Setup of run A:
==> flow/design.v (excerpt) <==
module processor_main(
		input  clk, reset_n,                       
		input  [31:0] dmem_datain, 
		input  [31:0] imem_data,                   
		output [31:0] dmem_addr, dmem_dataout, PC,
		output dmem_rw, io_rw
   );
Size: ~5100 cells after synthesis, ~160 I/O pins.
export LEC_CHECK = 0
export CAP_MARGIN = 20
export CORE_ASPECT_RATIO = 1.16
export CORE_MARGIN = 7
export CORE_UTILIZATION = 22
export CTS_CLUSTER_SIZE = 12
export PLACE_DENSITY = 0.57
export SLEW_MARGIN = 0
export TNS_END_PERCENT = 95
create_clock -name core_clock -period 12.9 [get_ports {clk}]
run.sh (not shown) runs the stock make flow with config.mk's settings and CLKGATE_MAP_FILE=.
Inputs modified between run A and run B:
- CTS_CLUSTER_DIAMETER now 97, previously not set
- SLEW_MARGIN now 20, was 0
- CORE_MARGIN now 2, was 7
- PLACE_DENSITY now 0.64, was 0.57
- CORE_UTILIZATION now 70, was 22
- the clock period (ns, I/O delays scaled along) now 14.4, was 12.9
Findings:
Run B: aborted in global routing (5_1_grt) (tool error)
Per the comparison of run B with run A, worst-case clock buffer depth decreased 1; number of buffers inserted during clock tree synthesis decreased about 16%; cell row count decreased about 44%.
Run A → run B: area enclosed by the die boundary lower, pre-CTS setup slack higher.
Final weighted congestion in routability-driven placement, run A and run B: smaller value in run A
[compare] base=run A new=run B: synthesized cell count saw little to no change; area of the placeable core saw a decrease; effective utilization at floorplan increased by 49 points relative to the old numbers.
Here is what was changed in the inputs of run C compared with run B.
- removing CTS_CLUSTER_DIAMETER (formerly 97)
- removing PLACE_DENSITY (formerly 0.64)
- removing CTS_CLUSTER_SIZE (formerly 12)
- removing TNS_END_PERCENT (formerly 95)
- removing CORE_ASPECT_RATIO (formerly 1.16)
- changing CORE_UTILIZATION from 70 to 56
- changing the clock period (ns, I/O delays scaled along) from 14.4 to 10.2
--- outcome ---
Of run C and run B, only run B fails to finish with a clean layout. Status: synthesized cell count parity (run C, run B). Diff run B -> run C: post-synthesis chip area from yosys was more or less identical; chip area went up by about 25%; final weighted congestion of routability-driven global placement went down by about 6%. When the final numbers for run C and run B were put side by side, the number of cell rows turned out to be greater in run C.
Changes in run D relative to run C:
- CTS_CLUSTER_SIZE now 98, previously not set
- CORE_UTILIZATION now 68, was 56
- ABC_AREA now 1, previously not set
- the clock period (ns, I/O delays scaled along) now 5.91, was 10.2
### Flow results
Run D and run C ended up with nearly the same share of synthesized cell area in full adder, half adder and majority cells.
Run C and run D: one clean run, run C; the rest did not finish clean.
Run D: aborted in global routing (5_1_grt) (tool error)
Chip area for run D is lower than for run C.
When the final numbers for run D and run C were put side by side, the number of cells upsized or downsized after cts turned out to be smaller in run C.
Input changes introduced in run E (baseline for comparison: run D):
- a change of CORE_UTILIZATION from 68 to 40
- a deleted ABC_AREA that had been 1
- a deleted CTS_CLUSTER_SIZE that had been 98
- a change of the clock period (ns, I/O delays scaled along) from 5.91 to 10.2
[summary]
Every stage of the flow completed for run E, and the final layout passed the timing, design-rule and antenna checks. Compound-gate portion of the synthesized area sits lower in run E than in run D. Run E against run D: die size rose by 65%, cell area after placement now sits lower, worst-case setup slack after placement now sits higher, detailed placement HPWL lost about 4%.

== wip/delta ==
Starting RTL as in the previous note.
clock: 5.76 ns
lec_check: 0
abc_area: 1
cap_margin: 20
core_aspect_ratio: 0.5
core_margin: 2
core_utilization: 72
cts_cluster_diameter: 378
cts_cluster_size: 98
place_density: 0.4
setup_slack_margin: 0.83
slew_margin: 20
tns_end_percent: 10
For wip/delta, the flow was terminated by a tool error in global routing and produced no final design.
Relative to wip/delta, the following input files were edited for wip/tundra:
==> flow/config.mk <==
export PLATFORM = sky130hd
export DESIGN_NAME = processor_main
export DESIGN_NICKNAME = processor_main
export VERILOG_FILES = /design/flow/design.v
export SDC_FILE = /design/flow/constraint.sdc
export NUM_CORES = 4
export LEC_CHECK = 0
export CAP_MARGIN = 20
export CORE_MARGIN = 2
export CORE_UTILIZATION = 40
export SLEW_MARGIN = 20
==> flow/constraint.sdc <==
create_clock -name core_clock -period 10.7 [get_ports {clk}]
set_input_delay 2.1400 -clock core_clock [delete_from_list [all_inputs] [get_ports {clk}]]
set_output_delay 2.1400 -clock core_clock [all_outputs]
set_load 0.01 [all_outputs]
Findings:
wip/tundra: no failed stages, no open violations at the end. Between wip/delta and wip/tundra, the flow reports die area increasing by more than half. Summary: area of the mapped netlist, wip/tundra better than wip/delta. wip/tundra does worse than wip/delta on estimated wirelength of the detail-placed design. Summary of wip/tundra over wip/delta: area share of and/or/nand/nor cells after synthesis decreased by 9.1 points relative to the old numbers; worst-case setup slack after placement increased by 2.20 ns relative to the old numbers; cell count in the Yosys report decreased by 3,645 relative to the old numbers; standard-cell row count increased by about 90% relative to the old numbers; average footprint of a synthesized cell increased by 68% relative to the old numbers. wip/tundra reports a lower synthesized instance count than wip/delta does.
What wip/sierra does differently from wip/tundra at the input level:
diff --git a/flow/config.mk b/flow/config.mk
--- a/flow/config.mk
+++ b/flow/config.mk
@@ -8,4 +8,4 @@
 export CAP_MARGIN = 20
 export CORE_MARGIN = 2
-export CORE_UTILIZATION = 40
+export CORE_UTILIZATION = 65
 export SLEW_MARGIN = 20
==> flow/constraint.sdc <==
create_clock -name core_clock -period 7.3 [get_ports {clk}]
set_input_delay 1.4600 -clock core_clock [delete_from_list [all_inputs] [get_ports {clk}]]
set_output_delay 1.4600 -clock core_clock [all_outputs]
set_load 0.01 [all_outputs]
Notes after the runs:
- wip/sierra | ERROR | global routing
- Comparing wip/tundra with wip/sierra, the H-tree depth reported by CTS came out essentially unchanged.
- The number of buffers created by CTS reported for wip/sierra is smaller than that of wip/tundra by about 5%.
- Relative to wip/tundra, worst-case setup slack after placement has decreased by 1.55 ns in wip/sierra.

Starting RTL as in the previous note.
Design processor_main, start of the top module:
module processor_main(
		input  clk, reset_n,                       
		input  [31:0] dmem_datain, 
		input  [31:0] imem_data,                   
		output [31:0] dmem_addr, dmem_dataout, PC,
		output dmem_rw, io_rw
   );
	reg [31:0] PFD_PC, PDE_PC, PEM_PC, PMW_PC, PFD_INST, PDE_IMM, PDE_RS1, PDE_RS2, PEM_RS2, PEM_PCADDIMM, PMW_PCADDIMM, PEM_ALUOUT, 
				  PEM_CALOUT, PMW_CALOUT, PMW_DOUT;				  
	reg [2:0] PDE_F3;
	reg PDE_F7, PDE_CTRL_MEMWRITE, PEM_CTRL_MEMWRITE, PDE_CTRL_REGWRITE, PEM_CTRL_REGWRITE, PMW_CTRL_REGWRITE, PDE_CTRL_ALUSRC, 
		 PDE_CRTL_IMMTOREG, PEM_BRANCHFLAG, PFD_TAKENFLAG, PDE_TAKENFLAG, PEM_TAKENFLAG;
	reg [1:0] PDE_CTRL_ALUOP, PDE_CTRL_BRANCH, PDE_CTRL_REGWRITESEL, PEM_CTRL_BRANCH, PEM_CTRL_REGWRITESEL, PMW_CTRL_REGWRITESEL;
	reg [4:0] PDE_RDA, PEM_RDA, PMW_RDA;
	wire STALL, PFD_FLUSH, PDE_FLUSH, TAKENFLAG;
	assign PC = PFD_PC;
	wire ALU_BRANCHFLAG, ALU_BRANCHFLAG_int;	
	assign ALU_BRANCHFLAG = (PEM_PC == 32'b0) ? 1'b0 : ALU_BRANCHFLAG_int;
   wire [31:0] next_instruction, PCADD4;     
   wire [31:0] inst;                 
	wire [31:0] data_rs1;
	wire [31:0] data_rs2, ALU_OUT, PCADDIMM;
	wire [31:0] REALBRANCH;
	assign REALBRANCH = ({(PDE_CTRL_BRANCH[1] & ALU_BRANCHFLAG), PDE_CTRL_BRANCH[0]} == 2'b00) ? PDE_PC :
							  ({(PDE_CTRL_BRANCH[1] & ALU_BRANCHFLAG), PDE_CTRL_BRANCH[0]} == 2'b01) ? PDE_PC :
							  ({(PDE_CTRL_BRANCH[1] & ALU_BRANCHFLAG), PDE_CTRL_BRANCH[0]} == 2'b10) ? ALU_OUT : PCADDIMM;
	add pcadd4(.A(PFD_PC), .B(32'd4), .CIN(1'b0), .OF(), .SUM(PCADD4));
	wire [31:0] NEXTPREDICTED;
	assign NEXTPREDICTED = PCADD4;	 
	assign TAKENFLAG = 1'b0;  
	assign next_instruction = (ALU_BRANCHFLAG ^ PDE_TAKENFLAG) ? REALBRANCH : NEXTPREDICTED;
	assign PFD_FLUSH = ALU_BRANCHFLAG ^ PDE_TAKENFLAG;
	assign PDE_FLUSH = ALU_BRANCHFLAG ^ PDE_TAKENFLAG;
   assign inst = imem_data;
	wire CTRL_MEMWRITE, CTRL_ALUSRC, CTRL_REGWRITE, CRTL_IMMTOREG;
	wire [1:0] CTRL_ALUOP, CTRL_BRANCH, CTRL_REGWRITESEL;
	Control_Unit cu(
		.instruction(PFD_INST),
		.clk(clk),
		.MEMWRITE(CTRL_MEMWRITE), 
		.ALUSRC(CTRL_ALUSRC), 
		.REGWRITE(CTRL_REGWRITE), 
		.IMMTOREG(CRTL_IMMTOREG),
		.STALLSIG(),
		.ALUOP(CTRL_ALUOP), 
		.BRANCH(CTRL_BRANCH), 
		.REGWRITESEL(CTRL_REGWRITESEL)
	);
	wire [31:0] REGWRITE_DATA;
  ...
clock: 5.71 ns
lec_check: 0
cap_margin: 20
core_aspect_ratio: 1.16
core_margin: 2
core_utilization: 65
cts_cluster_size: 58
setup_slack_margin: 1.5
slew_margin: 20
tns_end_percent: 95
The starting point did not get past 5_1_grt on GRT-0232.
Change:
==> flow/config.mk (replaced) <==
export PLATFORM = sky130hd
export DESIGN_NAME = processor_main
export DESIGN_NICKNAME = processor_main
export VERILOG_FILES = /design/flow/design.v
export SDC_FILE = /design/flow/constraint.sdc
export NUM_CORES = 4
export LEC_CHECK = 0
export CAP_MARGIN = 20
export CORE_MARGIN = 2
export CORE_UTILIZATION = 51
export SLEW_MARGIN = 20
==> flow/constraint.sdc (replaced) <==
create_clock -name core_clock -period 5.74 [get_ports {clk}]
set_input_delay 1.1480 -clock core_clock [delete_from_list [all_inputs] [get_ports {clk}]]
set_output_delay 1.1480 -clock core_clock [all_outputs]
set_load 0.01 [all_outputs]
Now the flow finished but fails on negative setup slack. Die size goes up by 27%. Synthesized cell count stays the same. Area after synthesis is unchanged.
Change:
--- a/flow/config.mk
+++ b/flow/config.mk
@@ -8,4 +8,5 @@
 export CAP_MARGIN = 20
 export CORE_MARGIN = 2
-export CORE_UTILIZATION = 51
-export SLEW_MARGIN = 20
+export CORE_UTILIZATION = 40
+export SLEW_MARGIN = 40
+export TNS_END_PERCENT = 45
==> flow/constraint.sdc (replaced) <==
create_clock -name core_clock -period 11.0 [get_ports {clk}]
set_input_delay 2.2000 -clock core_clock [delete_from_list [all_inputs] [get_ports {clk}]]
set_output_delay 2.2000 -clock core_clock [all_outputs]
set_load 0.01 [all_outputs]
What happened:
- This time the run produced a clean layout
- global-route usage shrinks by 9.5 points
- area after synthesis does not change
- design area shrinks by about 6.4%
- wire length shrinks by about 2.5%
- setup slack is better by 2.5 ns
- die size grows by 27%
- sequential power shrinks by about 50%
- total power shrinks by about 50%
Change:
--- a/flow/config.mk
+++ b/flow/config.mk
@@ -9,4 +9,4 @@
 export CORE_MARGIN = 2
 export CORE_UTILIZATION = 40
-export SLEW_MARGIN = 40
-export TNS_END_PERCENT = 45
+export SETUP_SLACK_MARGIN = 2.27
+export SLEW_MARGIN = 20
==> flow/constraint.sdc (replaced) <==
create_clock -name core_clock -period 10.2 [get_ports {clk}]
set_input_delay 2.0400 -clock core_clock [delete_from_list [all_inputs] [get_ports {clk}]]
set_output_delay 2.0400 -clock core_clock [all_outputs]
set_load 0.01 [all_outputs]
After rerunning: Non-clock buffer count increases by 81; setup slack improved by 0.97 ns; final area increases by about 1%; clock-buffer cell count increases by 13; utilization increases by 0.50 points; critical path depth decreases by 26; global-route usage stays flat; via count increases by 1.2%; register-to-register slack improved by 0.97 ns; worst hold slack hardly moves; clock power increases by about 10%.
Change:
--- a/flow/config.mk
+++ b/flow/config.mk
@@ -8,5 +8,5 @@
 export CAP_MARGIN = 20
 export CORE_MARGIN = 2
-export CORE_UTILIZATION = 40
-export SETUP_SLACK_MARGIN = 2.27
+export CORE_UTILIZATION = 70
+export CTS_CLUSTER_SIZE = 35
 export SLEW_MARGIN = 20
==> flow/constraint.sdc (replaced) <==
create_clock -name core_clock -period 5.7 [get_ports {clk}]
set_input_delay 1.1400 -clock core_clock [delete_from_list [all_inputs] [get_ports {clk}]]
set_output_delay 1.1400 -clock core_clock [all_outputs]
set_load 0.01 [all_outputs]
- With this change the flow stopped in 5_1_grt
- area after synthesis does not change
- synthesized cell count is unchanged
- die area came out lower by 43%

## exp/lagoon
processor_main again, from the RTL that the note above started with.
make LEC_CHECK=0 CAP_MARGIN=20 CELL_PAD_IN_SITES_DETAIL_PLACEMENT=2 CORE_MARGIN=2 CORE_UTILIZATION=40 GPL_ROUTABILITY_DRIVEN=0 SETUP_SLACK_MARGIN=1.91 SLEW_MARGIN=20 finish   # period 10.5 ns
exp/lagoon: aborted in global routing (tool error)
[inputs] exp/juniper vs exp/lagoon
Settings: clearing GPL_ROUTABILITY_DRIVEN, which used to be 0; clearing SETUP_SLACK_MARGIN, which used to be 1.91; swapping 40 for 9 in CORE_UTILIZATION; clearing CELL_PAD_IN_SITES_DETAIL_PLACEMENT, which used to be 2; swapping 10.5 for 17.5 in the clock period (ns, I/O delays scaled along).
[summary]
exp/juniper | status: complete | timing, DRC, antenna: pass. Per the comparison of exp/juniper with exp/lagoon, area reported by Yosys stat neither gained nor lost much; worst slack after detailed placement saw an increase; number of post-CTS setup repair buffers dropped 13.
The inputs of exp/delta differ from those of exp/juniper as listed below.
Settings: CORE_UTILIZATION now 70, was 9; CTS_CLUSTER_SIZE now 36, previously not set; CTS_CLUSTER_DIAMETER now 202, previously not set; the clock period (ns, I/O delays scaled along) now 5.67, was 17.5.
--- outcome ---
Diff exp/juniper and exp/delta: number of placement rows higher in exp/juniper
Core area down about 90% in exp/delta wrt exp/juniper
Lower post-CTS repair timing setup buffer count goes to exp/juniper over exp/delta.
Tool error GRT-0116 stopped exp/delta during global routing; no final results.
Looking at placed instance count across exp/juniper and exp/delta, the one that comes out higher is exp/juniper.
exp/delta vs exp/juniper: routability congestion estimate up
#### Input delta (exp/maple over exp/delta)
Settings: putting TNS_END_PERCENT at 95 where nothing was set; swapping 202 for 260 in CTS_CLUSTER_DIAMETER; putting CORE_ASPECT_RATIO at 1.16 where nothing was set; swapping 70 for 66 in CORE_UTILIZATION; putting HOLD_SLACK_MARGIN at 0.29 where nothing was set; swapping 36 for 48 in CTS_CLUSTER_SIZE.
Findings:
Status(exp/delta) = ERROR, stage = global routing
exp/maple terminated abnormally: global routing reported GRT-0232.
Diff exp/delta -> exp/maple: height of the die went up by 11%, row count went up by 13, die area went up by 6.0%.
Area of the core region up 5.8% in exp/maple wrt exp/delta
exp/delta -> exp/maple: post-synthesis cell count from yosys delta 0, exact match
Comparing exp/delta against exp/maple, there is no change at all in xor and xnor area share after synthesis.
Here is what was changed in the inputs of exp/amber compared with exp/maple.
Settings: a change of CTS_CLUSTER_SIZE from 48 to 12; a deleted CTS_CLUSTER_DIAMETER that had been 260; a change of CORE_UTILIZATION from 66 to 58; an added PLACE_DENSITY of 0.64; a deleted HOLD_SLACK_MARGIN that had been 0.29; a change of the clock period (ns, I/O delays scaled along) from 5.67 to 13.9.
==> comparison <==
- exp/amber ended with every stage complete and zero timing, DRC or antenna violations.
- On number of buffers inserted by port buffering, exp/maple and exp/amber are neck and neck.
- As of exp/amber, area of placed instances had fallen by a few percent compared to exp/maple.
- Maximum level of the CTS H-tree (lower): exp/maple
- When exp/amber is set beside exp/maple, its horizontal die size turns out to be 6.6% larger.
- Row minimum setup slack after placement: exp/amber higher / exp/maple lower
- exp/amber — number of buffers created by CTS 124 higher, exp/maple as reference
- Against exp/maple, exp/amber reports a chip footprint that is higher.
- exp/amber vs exp/maple on initial standard-cell utilization of the core: exp/amber is the lower one.
Edits applied to the flow inputs when going from exp/amber to exp/willow:
Settings: setting SETUP_SLACK_MARGIN to 1.47 for the first time; removing PLACE_DENSITY (formerly 0.64); removing TNS_END_PERCENT (formerly 95); setting ABC_AREA to 1 for the first time; removing CORE_ASPECT_RATIO (formerly 1.16); changing CTS_CLUSTER_SIZE from 12 to 64; changing the clock period (ns, I/O delays scaled along) from 13.9 to 5.67.
Results
Final checks on exp/willow, whose flow otherwise completed, came back failing, citing setup timing. Of the two values seen for worst setup path startpoint, PMW_CTRL_REGWRITESEL[1] was produced by exp/willow and PDE_F3[2] by exp/amber. Taking exp/willow over exp/amber, the clock power ratio works out to 2.7. | portion of total power attributed to the clock network | exp/willow vs exp/amber | 19 points lower |. Between exp/amber and exp/willow, the number of ordinary inverters in the final layout is higher for exp/willow. Cell area | exp/willow vs exp/amber | exp/willow larger. exp/willow ended with more combinational fraction of design power than exp/amber. Against exp/amber, exp/willow reports a cell area after placement that is higher. exp/willow against exp/amber: combinational fraction of the cell area now sits lower, pin count of the biggest net entering global routing now sits lower, worst setup slack after layout now sits lower. Of exp/amber and exp/willow, the run reporting the lower layout multi-input combinational cell count was exp/amber.
Power figures rest on the tool's default switching activity, not on a simulated workload.
